===== config.mk =====
export PLATFORM = sky130hd
export DESIGN_NAME = Processor
export DESIGN_NICKNAME = Processor
export VERILOG_FILES = /design/flow/design.v
export SDC_FILE = /design/flow/constraint.sdc
export NUM_CORES = 4
export LEC_CHECK = 0
export ABC_AREA = 0
export CAP_MARGIN = 20
export CELL_PAD_IN_SITES_GLOBAL_PLACEMENT = 3
export CORE_MARGIN = 4
export CORE_UTILIZATION = 41
export CTS_CLUSTER_DIAMETER = 213
export CTS_CLUSTER_SIZE = 21
export HOLD_SLACK_MARGIN = 0.05
export MAX_ROUTING_LAYER = met4
export PLACE_DENSITY_LB_ADDON = 0.28
export SETUP_SLACK_MARGIN = 2.81
export SLEW_MARGIN = 20
export TNS_END_PERCENT = 15

===== constraint.sdc =====
create_clock -name core_clock -period 28.1 [get_ports {clk}]
set_input_delay 5.6200 -clock core_clock [delete_from_list [all_inputs] [get_ports {clk}]]
set_output_delay 5.6200 -clock core_clock [all_outputs]
set_load 0.01 [all_outputs]

===== design.v =====
module ComplexALU(
    input wire [31:0] operand1,
    input wire [31:0] operand2,
    input wire [3:0] opcode,
    output reg [31:0] result
);
always @(*) begin
    case(opcode)
        4'b0000: begin 
            result[31:16] = operand1[31:16] + operand2[31:16];
            result[15:0] = operand1[15:0] + operand2[15:0];
        end
        4'b0001: begin 
            result[31:16] = operand1[31:16] - operand2[31:16];
            result[15:0] = operand1[15:0] - operand2[15:0];
        end
        4'b0010: begin  
            result[31:16] = (operand1[31:16] * operand2[31:16]) - (operand1[15:0] * operand2[15:0]);
            result[15:0] = (operand1[31:16] * operand2[15:0]) + (operand1[15:0] *operand2[31:16]);
        end
        default:  
            result = 32'h0;
    endcase
end
endmodule
module RegisterFile(
    input wire clk,
    input wire rst,
    input wire [4:0] read_addr1,
    input wire [4:0] read_addr2,
    input wire [4:0] write_addr,
    input wire write_enable,
    input wire [31:0] write_data,
    output reg [31:0] read_data1,
    output reg [31:0] read_data2
);
reg [31:0] registers [15:0];
integer i;
always @(*) begin
	read_data1 = registers[read_addr1[3:0]];
    read_data2 = registers[read_addr2[3:0]];
end
always @(posedge clk) begin
    if (rst) begin
        for (i = 0; i < 16; i = i + 1)
            registers[i] <= 32'h0;
        registers[0] <= 32'h00010002;  
        registers[1] <= 32'h00030004;  
    end
	else if (write_enable) begin
        registers[write_addr[3:0]] <= write_data;
    end
end
endmodule
module Processor(
    input wire clk,
    input wire rst,
    input wire [15:0] instruction,
    output reg [4:0] pc,
    output wire [31:0] result,
    output wire [31:0] data_1,
    output wire [31:0] data_2
);
RegisterFile reg_file_inst(
    .clk(clk),
    .rst(rst),
    .read_addr1({1'b0, instruction[11:8]}),
    .read_addr2({1'b0, instruction[7:4]}),
    .write_addr({1'b0, instruction[3:0]}),
    .write_enable(1'b1),
    .write_data(result),
    .read_data1(data_1),
    .read_data2(data_2)
);
ComplexALU alu(
    .operand1(data_1),
    .operand2(data_2),
    .opcode(instruction[15:12]),
    .result(result)
);
always @(posedge clk) begin
    if (rst)
        pc <= 5'd0;
    else
        pc <= pc + 1;
end
endmodule

===== run.sh =====
#!/bin/bash
# the make line also repeats each setting of config.mk as NAME=value (left out here)
make -C /OpenROAD-flow-scripts/flow DESIGN_CONFIG=/design/flow/config.mk WORK_HOME=/design/flow/orfs CLKGATE_MAP_FILE= finish

==> impl_metrics.ini, run 1 <==
; synthesis and place-and-route metrics
[setup_path]
delay_of_the_slowest_cell_on_the_worst_path_ns = 0.80
r2r.worst_path.cells = 30
criticalPathCategory = in -> out
crit-reg2reg-launch = reg_file_inst.registers[7][20]
critPathRequiredTime_ns = 22.48
cp_max_fo = 61
end_kind = primary output
critical_path_arrival_ns = 16.42
critPathLaunch = instruction[4]
path_common_cell = sky130_fd_sc_hd__fa_1
reg2reg_slack_ns = 18.57
worst_path_dominant_cell_family = adder cells
timing.critical_path.slowest_stage_cell = sky130_fd_sc_hd__buf_4
worst-path-buf-inv = 11
reg2reg_to = reg_file_inst.registers[12][31]
critical_path.endpoint = result[31]
cp_num_cells = 33
startpoint_type = input pin

[hold_path]
hold_start = pc[0]
hp-class = reg -> reg
worstHoldPathCells = 1
hold_path_end = pc[0]

[placement]
place_worst_setup_slack_ns = 6.06
hpwl_mm = 116
dp.cells = 5326
gp_routability_congestion = 0.886
io_buffers = 118
dpl-instance-area_sq_um = 47200

[drt]
wirelength_mm = 172
remaining_drc_errors = 0
initialDrtViolationCount = 3346
antenna_cells_inserted = 0
postRouteAntennaNets = 0
detail_route.wl_per_cell_um = 32.0
drt_via_density = 5.91
detailedRoute.firstPassIterationCount = 6
vias = 31700

[global_route]
globalRouteTotalUtil_pct = 31.3
first_global_vias = 32800
initial_antenna_violation_count = 3
grt_start_max_net_pins = 62
grt_pass1_wl_mm = 244
grt.overflow.total = 0

[floorplanning]
num_io_pins = 119
die_width_um = 336
die_y_um = 336
core_region_area_sq_um = 107000
dieArea_sq_um = 113000
num_rows = 120
fp_util_pct = 41.3

[sta]
final_ws_setup_ns = 6.06
finalSetupViolCount = 0
cycle_use_final_pct = 78.4
tns_ns = 0
slew_viol_final = 0
fmax_ghz = 0.0454
final.setup_skew_ns = 0.0246
max-slew-margin-rel_pct = 25.8
timing.final.crit_period_ns = 22.04
finalHoldViolations = 0
unrepaired_setup_endpoints_after_global_routing = no
max_slew.worst_pin.slew_ns = 1.11
fin_worst_hold_slack_ns = 0.470

[finish]
layout.filler_cells = 10100
finish.net_count = 4564
multiInputGateArea_sq_um = 25700
regArea_sq_um = 15500
finalNonFillerCells = 5367
flow.area_growth_from_synthesis_pct = 8.50
finalInstanceArea_sq_um = 48000
utilization_pct = 44.8

[flow_run]
openroad.warnings = 28
max-cap-violations = 0

[clock_network]
cts_buffers = 28
tritoncts = yes
post_cts_resized = 0
ctsLongestPathBuffers = 3
clk_latency_ns = 0.61
cts.repair_timing.setup_buffer_count = 0
clk_root_buffer_cell = sky130_fd_sc_hd__clkbuf_16
cts-htree-levels = 1
cts.reportedPaths.clkPinSlew_ns = 0.09
cts_sinks = 517
holdBufCountCts = 0

[synthesis]
synth.cellmix.adderShare_pct = 23.1
basic_gates_by_area_pct = 10.9
synth_sequential_area_ratio_pct = 35.0
top_cells_by_area = sky130_fd_sc_hd__edfxtp_1 (35%), sky130_fd_sc_hd__fa_1 (17%), sky130_fd_sc_hd__mux4_2 (13%)
postSynth.topFlopCell = sky130_fd_sc_hd__edfxtp_1
dominant_kind_of_combinational_cell = adder cells
synthArstFlopShare_pct = 0
synth_cells = 3930
yosys.area_share.xor_xnor_pct = 3.91
synth.lib_cells_used.distinct = 72
syn_avg_cell_area_sq_um = 11.2
ys_ff = 517
yosys_aoi_share_pct = 5.20
top_cell_area_share_pct = 34.8
synthesis.yosys.warnings = 3
synth.area.mux_share_pct = 14.3
synth_area_sq_um = 44200
yosys-stat-area_sq_um = 44200
synthDominantAreaCellType = sky130_fd_sc_hd__edfxtp_1
synth.top_cells.by_count = sky130_fd_sc_hd__nor2_1 (915), sky130_fd_sc_hd__inv_1 (548), sky130_fd_sc_hd__edfxtp_1 (512)
edf_count = 512
ys_cells = 3930
netlist.top_cell.by_instances = sky130_fd_sc_hd__nor2_1
synth.net_count = 4541

[outcome]
outcome = no timing/DRC/antenna violations
-- routing by layer --
layer  vias to the layer above  GRT usage, %  share of wire [%]
met5                         -             -                  0
met4                         0          8.81                3.4
met3                       276          3.04                7.5
met2                      1582          51.1                 48
met1                     16700          42.1                 41
li1                      13200             -                  -
-- area by class of cell --
cell class,count,share of cell area [%]
multi-input cells,2596,53.6
repair buffers,249,4.52
clock buffers,40,1.60
clock inverters,1,0.0183
well taps,1403,3.66
inverters,561,4.39
flip-flops and latches,517,32.3
==> run 2: changes to the inputs <==
- ABC_AREA: 0 -> unset
- CELL_PAD_IN_SITES_GLOBAL_PLACEMENT: 3 -> unset
- CORE_MARGIN: 4 -> 2
- CORE_UTILIZATION: 41 -> 40
- CTS_CLUSTER_DIAMETER: 213 -> unset
- CTS_CLUSTER_SIZE: 21 -> unset
- HOLD_SLACK_MARGIN: 0.05 -> unset
- MAX_ROUTING_LAYER: met4 -> unset
- PLACE_DENSITY_LB_ADDON: 0.28 -> unset
- SETUP_SLACK_MARGIN: 2.81 -> -1.21
- TNS_END_PERCENT: 15 -> unset
- clock period: 28.1 -> 20.7 ns (I/O delays scaled with it)
==> run 2 against run 1 <==
Cell count increased by 2.0%. Via count up 2.1%. Synthesized cell count did not move. Global-route usage decreased by 3.1 points. Non-clock buffer count is 12 lower. Routed wire length is 7.3% lower. Area after synthesis did not move. Highest routed layer is now met5. Clock skew shrank 0.0095 ns.
==> impl_metrics.ini, run 2 <==
; synthesis and place-and-route metrics
[setup_path]
startpoint_type = input pin
critical_path_arrival_ns = 14.87
r2r.worst_path.cells = 28
crit-reg2reg-launch = reg_file_inst.registers[15][3]
worst-path-buf-inv = 10
reg2reg_to = reg_file_inst.registers[3][15]
path_common_cell = sky130_fd_sc_hd__fa_1
timing.critical_path.slowest_stage_cell = sky130_fd_sc_hd__clkdlybuf4s50_1
worst_path_dominant_cell_family = adder cells
delay_of_the_slowest_cell_on_the_worst_path_ns = 0.96
critPathRequiredTime_ns = 16.56
cp_max_fo = 23
critPathLaunch = instruction[10]
end_kind = primary output
critical_path.endpoint = result[31]
criticalPathCategory = in -> out
cp_num_cells = 33
reg2reg_slack_ns = 10.94

[synthesis]
synth.net_count = 4541
ys_cells = 3930
yosys_aoi_share_pct = 5.20
top_cells_by_area = sky130_fd_sc_hd__edfxtp_1 (35%), sky130_fd_sc_hd__fa_1 (17%), sky130_fd_sc_hd__mux4_2 (13%)
ys_ff = 517
synth_cells = 3930
edf_count = 512
syn_avg_cell_area_sq_um = 11.2
synthArstFlopShare_pct = 0
dominant_kind_of_combinational_cell = adder cells
netlist.top_cell.by_instances = sky130_fd_sc_hd__nor2_1
basic_gates_by_area_pct = 10.9
synth_sequential_area_ratio_pct = 35.0
yosys-stat-area_sq_um = 44200
synthDominantAreaCellType = sky130_fd_sc_hd__edfxtp_1
synth.lib_cells_used.distinct = 72
synthesis.yosys.warnings = 3
synth_area_sq_um = 44200
yosys.area_share.xor_xnor_pct = 3.91
synth.cellmix.adderShare_pct = 23.1
postSynth.topFlopCell = sky130_fd_sc_hd__edfxtp_1
synth.top_cells.by_count = sky130_fd_sc_hd__nor2_1 (915), sky130_fd_sc_hd__inv_1 (548), sky130_fd_sc_hd__edfxtp_1 (512)
synth.area.mux_share_pct = 14.3
top_cell_area_share_pct = 34.8

[clock_network]
clk_latency_ns = 0.58
holdBufCountCts = 0
cts-htree-levels = 2
cts.repair_timing.setup_buffer_count = 0
clk_root_buffer_cell = sky130_fd_sc_hd__clkbuf_16
cts.reportedPaths.clkPinSlew_ns = 0.06
post_cts_resized = 0
cts_buffers = 49
tritoncts = yes
ctsLongestPathBuffers = 3
cts_sinks = 517

[drt]
drt_via_density = 5.91
vias = 32400
postRouteAntennaNets = 0
remaining_drc_errors = 0
initialDrtViolationCount = 4086
wirelength_mm = 159
detailedRoute.firstPassIterationCount = 6
detail_route.wl_per_cell_um = 29.1

[sta]
finalHoldViolations = 0
finalSetupViolCount = 0
max-slew-margin-rel_pct = 24.1
unrepaired_setup_endpoints_after_global_routing = no
tns_ns = 0
cycle_use_final_pct = 91.8
final.setup_skew_ns = 0.0151
timing.final.crit_period_ns = 19.01
fmax_ghz = 0.0526
max_slew.worst_pin.slew_ns = 1.14
slew_viol_final = 0

[placement]
hpwl_mm = 107
dpl-instance-area_sq_um = 47200
gp_routability_congestion = 0.967
io_buffers = 118

[hold_path]
worstHoldPathCells = 1
hold_path_end = pc[0]
hp-class = reg -> reg
hold_start = pc[0]

[flow_run]
openroad.warnings = 28
max-cap-violations = 0

[outcome]
outcome = no timing/DRC/antenna violations

[finish]
flow.area_growth_from_synthesis_pct = 10.6
layout.filler_cells = 10200
finalInstanceArea_sq_um = 48900
finish.net_count = 4573

[global_route]
globalRouteTotalUtil_pct = 28.2
grt.overflow.total = 0
initial_antenna_violation_count = 2
grt_start_max_net_pins = 66
first_global_vias = 33400
grt_pass1_wl_mm = 229

[floorplanning]
fp_util_pct = 40.4
die_y_um = 336
num_io_pins = 119
core_region_area_sq_um = 109000
dieArea_sq_um = 113000
num_rows = 121
die_width_um = 336
-- run 2: routing by layer --
layer  vias up  wire, um  GRT usage [%]
met5         -         7              0
met4         2      7470           11.2
met3       401     18500           5.62
met2      2157     72900           45.4
met1     16600     60300           37.7
li1      13200         -              -
-- run 2: layout make-up --
type	count	area, sq um	share of cell area [%]
sequential	517	15500	31.7
timing repair buffer	237	2110	4.31
tap	1476	1850	3.78
multi-input combinational	2596	25700	52.5
clock inverter	34	410	0.840
clock buffer	55	1250	2.55
antenna	1	2.50	0.00512
inverter	561	2110	4.31
-- run 2: stage by stage --
stage / cells / hold WS [ns] / util [%] / setup WS [ns]
2_1_floorplan: 3930 / 0.469 / - / 4.13
3_3_place_gp: 5385 / 0.449 / 43.2 / 1.95
3_5_place_dp: 5387 / 0.462 / 43.2 / 1.89
4_1_cts: 5476 / 0.480 / 44.7 / 1.84
5_1_grt: 5476 / 0.512 / 44.7 / 1.39
6_report: 5477 / 0.472 / 44.7 / 1.69
==> run 3: changes to the inputs <==
- CORE_UTILIZATION: 40 -> 58
- SETUP_SLACK_MARGIN: -1.21 -> unset
- clock period: 20.7 -> 11.5 ns (I/O delays scaled with it)
==> run 3 against run 2 <==
The layout now fails its checks (setup timing). Routed wire length grew 9.7%. Critical path depth shrank 1. Cell area grew 13%. Global-route usage grew 17 points. Cell count grew 2.0%. Largest cell class unchanged. Highest routed layer unchanged.
==> impl_metrics.ini, run 3 <==
; synthesis and place-and-route metrics
[outcome]
outcome = complete, but fails checks
checkFailReasons = setup timing

[sta]
finalSetupViolCount = 18
max-slew-margin-rel_pct = 14.2
timing.final.crit_period_ns = 12.64
final.setup_skew_ns = 0.0414
fmax_ghz = 0.0791
finalHoldViolations = 0
max_slew.worst_pin.slew_ns = 1.28
final_ws_setup_ns = -1.14
unrepaired_setup_endpoints_after_global_routing = yes
cycle_use_final_pct = 110
slew_viol_final = 0

[clock_network]
clk_latency_ns = 0.59
cts-htree-levels = 2
ctsLongestPathBuffers = 3
clk_root_buffer_cell = sky130_fd_sc_hd__clkbuf_16
tritoncts = yes
cts_sinks = 517
cts.reportedPaths.clkPinSlew_ns = 0.08
cts_buffers = 45
holdBufCountCts = 0

[drt]
wire_length_the_detailed_router_placed_on_met1_mm = 56.7
postRouteAntennaNets = 0
routed-wl-met2_mm = 81.4
wirelength_mm = 175
detail_route.wl_per_cell_um = 31.3
initialDrtViolationCount = 4674
detailedRoute.firstPassIterationCount = 8
vias = 35900
drt_via_density = 6.44
detailroute.wirelength.met3_mm = 21.9
remaining_drc_errors = 0
top_layer = met5

[synthesis]
ys_ff = 517
synthesis.yosys.warnings = 3
top_cell_area_share_pct = 34.8
ys_cells = 3930
top_cells_by_area = sky130_fd_sc_hd__edfxtp_1 (35%), sky130_fd_sc_hd__fa_1 (17%), sky130_fd_sc_hd__mux4_2 (13%)
yosys.area_share.xor_xnor_pct = 3.91
syn_avg_cell_area_sq_um = 11.2
synth.cellmix.adderShare_pct = 23.1
synth_cells = 3930
edf_count = 512
postSynth.topFlopCell = sky130_fd_sc_hd__edfxtp_1
synth.top_cells.by_count = sky130_fd_sc_hd__nor2_1 (915), sky130_fd_sc_hd__inv_1 (548), sky130_fd_sc_hd__edfxtp_1 (512)
synthDominantAreaCellType = sky130_fd_sc_hd__edfxtp_1
synth.area.mux_share_pct = 14.3
yosys_aoi_share_pct = 5.20
dominant_kind_of_combinational_cell = adder cells
basic_gates_by_area_pct = 10.9
synth.lib_cells_used.distinct = 72
netlist.top_cell.by_instances = sky130_fd_sc_hd__nor2_1
synth.net_count = 4541
synthArstFlopShare_pct = 0
synth_area_sq_um = 44200
yosys-stat-area_sq_um = 44200
synth_sequential_area_ratio_pct = 35.0

[floorplanning]
core_region_area_sq_um = 75700
die_y_um = 280
num_io_pins = 119
die_width_um = 280
dieArea_sq_um = 78400
fp_util_pct = 58.4
num_rows = 101

[setup_path]
r2r.worst_path.cells = 36
worst_path_dominant_cell_family = adder cells
delay_of_the_slowest_cell_on_the_worst_path_ns = 0.53
cp_num_cells = 32
crit-reg2reg-launch = reg_file_inst.registers[7][21]
reg2reg_slack_ns = 2.76
critical_path.endpoint = result[15]
criticalPathCategory = in -> out
cp_max_fo = 6
startpoint_type = input pin
critPathLaunch = instruction[8]
reg2reg_to = reg_file_inst.registers[12][28]
path_common_cell = sky130_fd_sc_hd__fa_1
critical_path_arrival_ns = 10.34
worst-path-buf-inv = 10
timing.critical_path.slowest_stage_cell = sky130_fd_sc_hd__fa_1
end_kind = primary output
critPathRequiredTime_ns = 9.20

[flow_run]
max-cap-violations = 0
openroad.warnings = 33

[hold_path]
hold_path_end = pc[0]
worstHoldPathCells = 1
hold_start = pc[0]
hp-class = reg -> reg

[global_route]
first_global_vias = 38400
globalRouteTotalUtil_pct = 45.4
grt_pass1_wl_mm = 252
initial_antenna_violation_count = 5
grt.overflow.total = 0
grt_start_max_net_pins = 33

[finish]
finish.net_count = 5180
finalInstanceArea_sq_um = 55400
layout.filler_cells = 5227
flow.area_growth_from_synthesis_pct = 25.2
utilization_pct = 73.1

[placement]
io_buffers = 118
gp_routability_congestion = 1.02
dpl-instance-area_sq_um = 51300
hpwl_mm = 124
-- run 3: metrics by stage --
| step | instances | TNS (ns) | hold WS (ns) | setup slack (ns) |
|---|---|---|---|---|
| floorplan | 3930 | -4.99 | 0.469 | -0.713 |
| global placement | 5365 | -26.91 | 0.440 | -2.21 |
| detailed placement | 5366 | -28.07 | 0.467 | -2.15 |
| CTS | 5568 | -11.28 | 0.485 | -1.10 |
| global route | 5582 | -14.35 | 0.500 | -1.29 |
| finish | 5585 | -11.08 | 0.482 | -1.14 |
-- run 3: metal layers --
metal | global-route usage (%) | vias to the layer above
met1 | 53.7 | 17800
met4 | 31.4 | 4
met5 | 0 | -
li1 | - | 14400
met3 | 11.9 | 834
met2 | 73.0 | 2923
-- run 3: repair_timing --
action | in CTS | in global routing
setup buffers | 116 | 22
resized | 253 | 108
hold endpoints to repair | 0 | 0
gates cloned | 9 | 0
pin swaps | 113 | 89
endpoints found under the setup margin | 23 | 23
-- run 3: final cells by class --
cell class	count	area [sq um]	area share [%]
Inverter	561	2140	3.86
Timing Repair Buffer	848	8530	15.4
Sequential cell	517	15500	27.9
Tap cell	978	1220	2.21
Antenna cell	3	7.51	0.0136
Clock buffer	56	1210	2.19
Multi-Input combinational cell	2596	26600	48.0
Clock inverter	26	230	0.416
==> run 4: changes to the inputs <==
- CORE_UTILIZATION: 58 -> 40
- clock period: 11.5 -> 12.0 ns (I/O delays scaled with it)
==> run 4 against run 3 <==
Still fails the layout checks on setup timing. Hold slack worse by 0.013 ns. First-iteration DRC count is 2.5% lower. Area after synthesis stayed put. Cell area is 0.80% higher. Synthesized cell count stayed put. Critical endpoint unchanged. Utilization is 22 points lower. Worst setup slack better by 0.27 ns.
==> impl_metrics.ini, run 4 <==
; synthesis and place-and-route metrics
[outcome]
outcome = complete, but fails checks
checkFailReasons = setup timing

[synthesis]
synth.cellmix.adderShare_pct = 23.1
postSynth.topFlopCell = sky130_fd_sc_hd__edfxtp_1
syn_avg_cell_area_sq_um = 11.2
synth.lib_cells_used.distinct = 72
yosys_aoi_share_pct = 5.20
dominant_kind_of_combinational_cell = adder cells
ys_ff = 517
synth_sequential_area_ratio_pct = 35.0
basic_gates_by_area_pct = 10.9
edf_count = 512
ys_cells = 3930
synth_area_sq_um = 44200
synthArstFlopShare_pct = 0
synth.area.mux_share_pct = 14.3
synthesis.yosys.warnings = 3
yosys.area_share.xor_xnor_pct = 3.91
netlist.top_cell.by_instances = sky130_fd_sc_hd__nor2_1
top_cell_area_share_pct = 34.8
synthDominantAreaCellType = sky130_fd_sc_hd__edfxtp_1
synth.top_cells.by_count = sky130_fd_sc_hd__nor2_1 (915), sky130_fd_sc_hd__inv_1 (548), sky130_fd_sc_hd__edfxtp_1 (512)
top_cells_by_area = sky130_fd_sc_hd__edfxtp_1 (35%), sky130_fd_sc_hd__fa_1 (17%), sky130_fd_sc_hd__mux4_2 (13%)
synth.net_count = 4541
synth_cells = 3930
yosys-stat-area_sq_um = 44200

[setup_path]
worst_path_dominant_cell_family = adder cells
reg2reg_to = reg_file_inst.registers[13][15]
critPathLaunch = instruction[4]
cp_max_fo = 12
startpoint_type = input pin
critical_path.endpoint = result[15]
end_kind = primary output
delay_of_the_slowest_cell_on_the_worst_path_ns = 0.55
path_common_cell = sky130_fd_sc_hd__fa_1
timing.critical_path.slowest_stage_cell = sky130_fd_sc_hd__fa_1
r2r.worst_path.cells = 28
worst-path-buf-inv = 9
critPathRequiredTime_ns = 9.60
critical_path_arrival_ns = 10.47
cp_num_cells = 31
reg2reg_slack_ns = 3.45
criticalPathCategory = in -> out
crit-reg2reg-launch = reg_file_inst.registers[11][18]

[drt]
detail_route.wl_per_cell_um = 28.3
initialDrtViolationCount = 4559
wirelength_mm = 172
vias = 35100
detailedRoute.firstPassIterationCount = 7
drt_via_density = 5.77
remaining_drc_errors = 0
postRouteAntennaNets = 0

[hold_path]
hold_path_end = pc[0]
hold_start = pc[0]
hp-class = reg -> reg
worstHoldPathCells = 1

[placement]
gp_routability_congestion = 1.04
dp.cells = 5905
dpl-instance-area_sq_um = 52200
place_worst_setup_slack_ns = -1.47
hpwl_mm = 124
io_buffers = 118

[global_route]
gr-usage-met1_pct = 40.7
gr-usage-met2_pct = 48.4
initial_antenna_violation_count = 3
first_global_vias = 36100
grt.overflow.total = 0
globalRouteTotalUtil_pct = 30.6
grt_pass1_wl_mm = 248
met3_usage_pct = 6.27
grt_start_max_net_pins = 33
grt_busiest_layer = met2

[clock_network]
ctsLongestPathBuffers = 3
cts.reportedPaths.clkPinSlew_ns = 0.07
clk_latency_ns = 0.59
tritoncts = yes
clk_root_buffer_cell = sky130_fd_sc_hd__clkbuf_16
holdBufCountCts = 0
cts-htree-levels = 2
cts_buffers = 48
cts_sinks = 517

[floorplanning]
dieArea_sq_um = 113000
core_region_area_sq_um = 109000
die_y_um = 336
num_io_pins = 119
fp_util_pct = 40.4
num_rows = 121
die_width_um = 336

[finish]
flow.area_growth_from_synthesis_pct = 26.2
layout.filler_cells = 9767
finalInstanceArea_sq_um = 55800
finalNonFillerCells = 6078
finish.net_count = 5177

[flow_run]
max-cap-violations = 0
openroad.warnings = 31

[sta]
unrepaired_setup_endpoints_after_global_routing = yes
max_slew.worst_pin.slew_ns = 1.20
tns_ns = -5.90
slew_viol_final = 0
finalHoldViolations = 0
final_ws_setup_ns = -0.870
final.setup_skew_ns = 0.0186
cycle_use_final_pct = 107
timing.final.crit_period_ns = 12.87
max-slew-margin-rel_pct = 19.7
finalSetupViolCount = 13
fmax_ghz = 0.0777
## run 4: layer usage
metal | up-vias | part of all wire [%]
met5 | - | 0.024
met4 | 6 | 5.3
met3 | 460 | 11
met2 | 2343 | 46
met1 | 17800 | 38
li1 | 14400 | -
## run 4: through the flow
| stage | utilization, % | hold slack (ns) |
|---|---|---|
| finish | 51.1 | 0.469 |
| global route | 51.1 | 0.496 |
| CTS | 50.7 | 0.476 |
| detailed placement | 47.8 | 0.457 |
| global placement | 47.8 | 0.447 |
| floorplan | - | 0.469 |
## run 4: final cells by class
class / count / area (sq um) / area share [%]
clock inverter: 28 / 337 / 0.603
sequential: 517 / 15500 / 27.7
timing repair buffer: 842 / 8240 / 14.8
antenna: 1 / 2.50 / 0.00448
tap: 1476 / 1850 / 3.31
multi-input combinational: 2596 / 26500 / 47.5
clock buffer: 57 / 1260 / 2.25
inverter: 561 / 2140 / 3.83
## run 4: timing repair
item / 4_1_cts / 5_1_grt
cloned: 7 / 0
pin swaps: 97 / 51
buffers inserted: 76 / 13
endpoints found under the setup margin: 19 / 21
endpoints found under the hold margin: 0 / 0
gates resized: 219 / 65
==> run 5: changes to the inputs <==
- ABC_AREA: unset -> 0
- CORE_MARGIN: 2 -> 4
- CORE_UTILIZATION: 40 -> 21
- CTS_CLUSTER_DIAMETER: unset -> 213
- MAX_ROUTING_LAYER: unset -> met4
- PLACE_DENSITY_LB_ADDON: unset -> 0.28
- SETUP_SLACK_MARGIN: unset -> 2.81
- TNS_END_PERCENT: unset -> 15
- clock period: 12.0 -> 18.5 ns (I/O delays scaled with it)
==> run 5 against run 4 <==
Highest routed layer is now met4. Sequential share of layout area increased by 0.82 points. Global-route usage decreased by 12 points. Worst setup slack improved by 3.7 ns. Cell count increased by 16%. Critical endpoint is now result[26]. Now clean on timing, DRC and antenna. Largest cell class unchanged.
==> impl_metrics.ini, run 5 <==
; synthesis and place-and-route metrics
[synthesis]
yosys_aoi_share_pct = 5.20
netlist.top_cell.by_instances = sky130_fd_sc_hd__nor2_1
synth_area_sq_um = 44200
edf_count = 512
synthArstFlopShare_pct = 0
synth.top_cells.by_count = sky130_fd_sc_hd__nor2_1 (915), sky130_fd_sc_hd__inv_1 (548), sky130_fd_sc_hd__edfxtp_1 (512)
synth.area.mux_share_pct = 14.3
syn_avg_cell_area_sq_um = 11.2
synth_sequential_area_ratio_pct = 35.0
synthesis.yosys.warnings = 3
ys_cells = 3930
dominant_kind_of_combinational_cell = adder cells
top_cells_by_area = sky130_fd_sc_hd__edfxtp_1 (35%), sky130_fd_sc_hd__fa_1 (17%), sky130_fd_sc_hd__mux4_2 (13%)
synth_cells = 3930
yosys.area_share.xor_xnor_pct = 3.91
synth.net_count = 4541
synth.lib_cells_used.distinct = 72
basic_gates_by_area_pct = 10.9
ys_ff = 517
yosys-stat-area_sq_um = 44200
top_cell_area_share_pct = 34.8
synthDominantAreaCellType = sky130_fd_sc_hd__edfxtp_1
postSynth.topFlopCell = sky130_fd_sc_hd__edfxtp_1
synth.cellmix.adderShare_pct = 23.1

[setup_path]
reg2reg_to = reg_file_inst.registers[9][15]
r2r.worst_path.cells = 28
worst_path_dominant_cell_family = adder cells
end_kind = primary output
reg2reg_slack_ns = 9.87
critical_path_arrival_ns = 11.96
path_common_cell = sky130_fd_sc_hd__fa_1
worst-path-buf-inv = 13
delay_of_the_slowest_cell_on_the_worst_path_ns = 0.60
critPathLaunch = instruction[8]
cp_max_fo = 17
cp_num_cells = 32
critPathRequiredTime_ns = 14.80
critical_path.endpoint = result[26]
startpoint_type = input pin
timing.critical_path.slowest_stage_cell = sky130_fd_sc_hd__clkdlybuf4s50_1
criticalPathCategory = in -> out
crit-reg2reg-launch = reg_file_inst.registers[5][5]

[floorplanning]
fp_util_pct = 21.1
die_width_um = 467
core_region_area_sq_um = 210000
num_io_pins = 119
num_rows = 168
dieArea_sq_um = 218000
die_y_um = 467

[placement]
gp_routability_congestion = 0.900
hpwl_mm = 131
io_buffers = 118
dp.cells = 6769
place_worst_setup_slack_ns = 0.759
dpl-instance-area_sq_um = 49400

[sta]
cycle_use_final_pct = 84.7
unrepaired_setup_endpoints_after_global_routing = yes
tns_ns = 0
fmax_ghz = 0.0638
finalHoldViolations = 0
timing.final.crit_period_ns = 15.66
final_ws_setup_ns = 2.84
max-slew-margin-rel_pct = 21.6
max_slew.worst_pin.slew_ns = 1.17
slew_viol_final = 0
final.setup_skew_ns = 0.0232
finalSetupViolCount = 0

[global_route]
initial_antenna_violation_count = 6
first_global_vias = 34700
grt.overflow.total = 0
gr-usage-met1_pct = 24.0
gr-usage-met2_pct = 29.2
globalRouteTotalUtil_pct = 18.4
grt_busiest_layer = met2
grt_start_max_net_pins = 41
met3_usage_pct = 3.12
grt_pass1_wl_mm = 275

[finish]
utilization_pct = 25.9
finish.net_count = 4833
layout.filler_cells = 22100
multiInputGateArea_sq_um = 26200
finalNonFillerCells = 7071
finalInstanceArea_sq_um = 54200
regArea_sq_um = 15500
flow.area_growth_from_synthesis_pct = 22.6

[clock_network]
holdBufCountCts = 0
cts-htree-levels = 2
clk_latency_ns = 0.63
cts.reportedPaths.clkPinSlew_ns = 0.06
clk_root_buffer_cell = sky130_fd_sc_hd__clkbuf_16
ctsLongestPathBuffers = 3
cts_sinks = 517
cts_buffers = 54
tritoncts = yes

[drt]
vias = 33400
detailedRoute.firstPassIterationCount = 6
remaining_drc_errors = 0
detail_route.wl_per_cell_um = 27.9
drt_via_density = 4.72
initialDrtViolationCount = 3586
postRouteAntennaNets = 0
wirelength_mm = 198

[flow_run]
max-cap-violations = 0
openroad.warnings = 30

[outcome]
outcome = no timing/DRC/antenna violations

[hold_path]
worstHoldPathCells = 1
hold_path_end = pc[0]
hold_start = pc[0]
hp-class = reg -> reg
## run 5: layout make-up
class,instances,share of cell area [%]
Multi-Input combinational cell,2596,48.3
Clock buffer,61,2.58
Sequential cell,517,28.6
Timing Repair Buffer,492,9.55
Clock inverter,36,0.436
Antenna cell,3,0.0139
Inverter,561,4.04
Tap cell,2805,6.48
## run 5: metal layers
metal / wire length (um) / share of wire, % / vias up
met1: 82200 / 42 / 17700
li1: - / - / 13800
met2: 91900 / 47 / 1644
met4: 7270 / 3.7 / 0
met5: 0 / 0 / -
met3: 16100 / 8.2 / 305
## run 5: per-stage QoR
| step | hold WS (ns) |
|---|---|
| 2_1_floorplan | 0.469 |
| 3_3_place_gp | 0.451 |
| 3_5_place_dp | 0.454 |
| 4_1_cts | 0.470 |
| 5_1_grt | 0.487 |
| 6_report | 0.464 |
## run 5: repair_timing
| action | in CTS | in global routing |
|---|---|---|
| endpoints found under the setup margin | 22 | 16 |
| buffers inserted | 179 | 12 |
| resized | 222 | 22 |
| gates cloned | 11 | 0 |
| pin swaps | 46 | 36 |
==> run 6: changes to the inputs <==
- ABC_AREA: 0 -> unset
- CORE_MARGIN: 4 -> 2
- CORE_UTILIZATION: 21 -> 68
- CTS_CLUSTER_DIAMETER: 213 -> unset
- CTS_CLUSTER_SIZE: unset -> 40
- PLACE_DENSITY_LB_ADDON: 0.28 -> unset
- SETUP_SLACK_MARGIN: 2.81 -> unset
- TNS_END_PERCENT: 15 -> unset
- clock period: 18.5 -> 11.5 ns (I/O delays scaled with it)
==> run 6 against run 5 <==
The flow now stops in 5_1_grt. Die area is 69% lower. Area after synthesis stayed put. Synthesized cell count stayed put.
==> impl_metrics.ini, run 6 <==
; yosys + openroad results
[synthesis]
synth_sequential_area_ratio_pct = 35.0
synthesis.yosys.warnings = 3
synth.lib_cells_used.distinct = 72
ys_cells = 3930
synth.cellmix.adderShare_pct = 23.1
netlist.top_cell.by_instances = sky130_fd_sc_hd__nor2_1
synth_area_sq_um = 44200
syn_avg_cell_area_sq_um = 11.2
synth.area.mux_share_pct = 14.3
basic_gates_by_area_pct = 10.9
dominant_kind_of_combinational_cell = adder cells
postSynth.topFlopCell = sky130_fd_sc_hd__edfxtp_1
yosys-stat-area_sq_um = 44200
top_cell_area_share_pct = 34.8
synthArstFlopShare_pct = 0
synth_cells = 3930
synthDominantAreaCellType = sky130_fd_sc_hd__edfxtp_1
yosys_aoi_share_pct = 5.20
synth.top_cells.by_count = sky130_fd_sc_hd__nor2_1 (915), sky130_fd_sc_hd__inv_1 (548), sky130_fd_sc_hd__edfxtp_1 (512)
ys_ff = 517
edf_count = 512
top_cells_by_area = sky130_fd_sc_hd__edfxtp_1 (35%), sky130_fd_sc_hd__fa_1 (17%), sky130_fd_sc_hd__mux4_2 (13%)
synth.net_count = 4541
yosys.area_share.xor_xnor_pct = 3.91

[clock_network]
ctsLongestPathBuffers = 3
cts_buffers = 42
cts-htree-levels = 2
clk_root_buffer_cell = sky130_fd_sc_hd__clkbuf_16
cts_sinks = 517

[placement]
place_worst_setup_slack_ns = -1.70
dpl-instance-area_sq_um = 51100
dp.cells = 5263
gp_routability_congestion = 1.11
hpwl_mm = 124
io_buffers = 118

[floorplanning]
die_y_um = 259
dieArea_sq_um = 67100
num_io_pins = 119
die_width_um = 259
core_region_area_sq_um = 64300
fp_util_pct = 68.7
num_rows = 93

[outcome]
stop_stage = 5_1_grt
outcome = did not finish
-- run 6: per-stage QoR --
stage	utilization (%)	hold WS [ns]
4_1_cts	84.3	0.487
3_5_place_dp	79.5	0.461
3_3_place_gp	79.5	0.439
2_1_floorplan	-	0.469
-- run 6: timing repair --
action | in CTS
endpoints found under the setup margin | 22
hold buffers | 0
resized | 257
pin swaps | 125
buffers inserted | 90
cloned | 7
